==> flow/design.v (excerpt) <==
module apb_uart #(
    parameter SYSTEM_FREQUENCY = 50_000_000,
    parameter SAMPLING_RATE = 16
)(
    input pclk,  
    input preset_n,  
    input psel,
    input penable,
    input pwrite,
    input[11:0] paddr,
    input[3:0] pstrb,
    input[31:0] pwdata,
    output pready,
    output pslverr,
    output[31:0] prdata,
    output irq,
    output logic baud_o,
    output logic tick_rx, 
    input cts_n,
    input rx,
    output tx,
    output rts_n
);
Size: roughly 3,800 cells after synthesis, roughly 94 I/O pins, ~0.034 mm2 of cells after synthesis.
==> flow/config.mk <==
export PLATFORM = sky130hd
export DESIGN_NAME = apb_uart
export DESIGN_NICKNAME = apb_uart
export VERILOG_FILES = /design/flow/design.v
export SDC_FILE = /design/flow/constraint.sdc
export NUM_CORES = 4
export LEC_CHECK = 0
export ABC_AREA = 1
export CAP_MARGIN = 35
export CELL_PAD_IN_SITES_DETAIL_PLACEMENT = 1
export CELL_PAD_IN_SITES_GLOBAL_PLACEMENT = 3
export CORE_MARGIN = 7
export CORE_UTILIZATION = 45
export CTS_CLUSTER_DIAMETER = 196
export CTS_CLUSTER_SIZE = 38
export GPL_ROUTABILITY_DRIVEN = 1
export GPL_TIMING_DRIVEN = 0
export HOLD_SLACK_MARGIN = -0.02
export MIN_ROUTING_LAYER = met2
export PLACE_DENSITY_LB_ADDON = 0.05
export SETUP_SLACK_MARGIN = 0.98
export SLEW_MARGIN = 10
==> flow/constraint.sdc <==
create_clock -name core_clock -period 3.7 [get_ports {pclk}]
set_input_delay 0.7400 -clock core_clock [delete_from_list [all_inputs] [get_ports {pclk}]]
set_output_delay 0.7400 -clock core_clock [all_outputs]
set_load 0.01 [all_outputs]
run.sh (not shown) runs the stock make flow with config.mk's settings and CLKGATE_MAP_FILE=.
The starting point did not get past 3_3_place_gp.
Rerun with:
Settings changed: ABC_AREA 1 to not set, CAP_MARGIN 35 to 20, CELL_PAD_IN_SITES_DETAIL_PLACEMENT 1 to 2, CORE_UTILIZATION 45 to 58, CTS_CLUSTER_DIAMETER 196 to not set, CTS_CLUSTER_SIZE 38 to 60, GPL_ROUTABILITY_DRIVEN 1 to not set, GPL_TIMING_DRIVEN 0 to not set, HOLD_SLACK_MARGIN -0.02 to not set, PLACE_DENSITY_LB_ADDON 0.05 to not set, SETUP_SLACK_MARGIN 0.98 to 5.0, SLEW_MARGIN 10 to 20.
Clock period 3.7 ns to 20.0 ns, I/O delays scaled along.
Effect: The changed run aborted during 3_1_place_gp_skip_io on GPL-0301. Synthesized cell count shrinks by 21%. Die size went down by 23%. Area after synthesis came out lower by 2.1%.
Rerun with:
Settings changed: CAP_MARGIN 20 to 5, CELL_PAD_IN_SITES_DETAIL_PLACEMENT 2 to not set, CELL_PAD_IN_SITES_GLOBAL_PLACEMENT 3 to not set, CORE_ASPECT_RATIO set to 0.8, CORE_MARGIN 7 to 9, CORE_UTILIZATION 58 to 40, CTS_CLUSTER_SIZE 60 to not set, MIN_ROUTING_LAYER met2 to not set, SETUP_SLACK_MARGIN 5.0 to 3.31.
- The new run finished with timing, DRC and antenna clean
- area after synthesis stays the same
- die size rose by 46%
- synthesized cell count stays the same
Rerun with:
Settings changed: ABC_AREA set to 1, CELL_PAD_IN_SITES_DETAIL_PLACEMENT set to 2, CELL_PAD_IN_SITES_GLOBAL_PLACEMENT set to 1, CORE_ASPECT_RATIO 0.8 to 1.74, CORE_MARGIN 9 to 2, CORE_UTILIZATION 40 to 53, CTS_CLUSTER_SIZE set to 10, GPL_TIMING_DRIVEN set to 1, MIN_ROUTING_LAYER set to met2, SETUP_SLACK_MARGIN 3.31 to 5.0.
The changed run failed in 3_5_place_dp; area after synthesis came out higher by a few percent; die area came out lower by a quarter to a third; synthesized cell count came out higher by a quarter to a third.

========
job 9686:
Starting RTL as in the previous note.
==> flow/config.mk <==
export PLATFORM = sky130hd
export DESIGN_NAME = apb_uart
export DESIGN_NICKNAME = apb_uart
export VERILOG_FILES = /design/flow/design.v
export SDC_FILE = /design/flow/constraint.sdc
export NUM_CORES = 4
export LEC_CHECK = 0
export ABC_AREA = 1
export CAP_MARGIN = 5
export CORE_MARGIN = 2
export CORE_UTILIZATION = 71
export CTS_CLUSTER_DIAMETER = 258
export CTS_CLUSTER_SIZE = 15
export SLEW_MARGIN = 20
==> flow/constraint.sdc <==
create_clock -name core_clock -period 11.4 [get_ports {pclk}]
set_input_delay 2.2800 -clock core_clock [delete_from_list [all_inputs] [get_ports {pclk}]]
set_output_delay 2.2800 -clock core_clock [all_outputs]
set_load 0.01 [all_outputs]
### job 9686 -> job 6405
Settings: clearing ABC_AREA, which used to be 1; swapping 71 for 40 in CORE_UTILIZATION; clearing CTS_CLUSTER_SIZE, which used to be 15; swapping 5 for 20 in CAP_MARGIN; clearing CTS_CLUSTER_DIAMETER, which used to be 258; swapping 11.4 for 6.06 in the clock period (ns, I/O delays scaled along).
==> comparison <==
The final reports for job 6405 and job 9686 show via count of the first global-routing pass lower in the former.
DRC marker count from the first detailed-route iteration: job 6405 better than job 9686
Diff job 9686 -> job 6405: total half-perimeter wirelength after legalization and detailed placement moved down, portion of netlist area occupied by mux cells moved up, final cell count moved down.
### job 6405 -> job 7812
Settings: CORE_UTILIZATION changed from 40 to 61; the clock period (ns, I/O delays scaled along) changed from 6.06 to 6.1.
==> comparison <==
Job 7812 vs. job 6405: post-route worst hold slack shows a reduction of 0.013 ns; global-route usage moved up; largest net degree at the start of global routing grew by about 50%; async set or reset register ratio after synthesis held; tap cell instance count went down by 35%.
Job 7812 vs. job 6405: worst setup slack went up by 0.22 ns.
Job 7812 — met3 track demand over resource 1.2 points higher, job 6405 as reference
Lower via count among job 7812 and job 6405: job 6405
Ratio of total power to cell area ended up 4.2 nW/um^2 lower on job 7812 than on job 6405.
What job 6477 does differently from job 7812 at the input level:
Settings: CTS_CLUSTER_SIZE: unset -> 60; MIN_ROUTING_LAYER: unset -> met2; CORE_UTILIZATION: 61 -> 58; the clock period (ns, I/O delays scaled along): 6.1 -> 20.0.
--- outcome ---
- Summary — amount of wire on met2 after detailed routing, job 6477 relative to job 7812: higher, by about 14%.
- Total internal power ended up 69% lower on job 6477 than on job 7812.
- Job 6477: critical path depth in cells 7 below job 7812
- Changes observed in job 6477 relative to job 7812: fraction of standard cell area that is sequential decreased by 0.34 points relative to the old numbers, cell count in the Yosys report closely matched the old numbers, first-iteration DRC count increased by 4,369 relative to the old numbers, clock network power share increased by 1.0 points relative to the old numbers, worst relative slew slack decreased by 4.2 points relative to the old numbers.
- Final cell area excluding filler cells deteriorates in job 6477 relative to job 7812.
- In the flow results for job 7812 and job 6477, the fraction of power spent switching nets is larger on job 6477.
- On job 6477: final hold slack is 0.033 ns higher than what job 7812 gave.
- reg2out as the category of the most critical setup path was reported by job 6477, and reg2reg by job 7812.
Power is estimated from default activity; no workload was simulated.
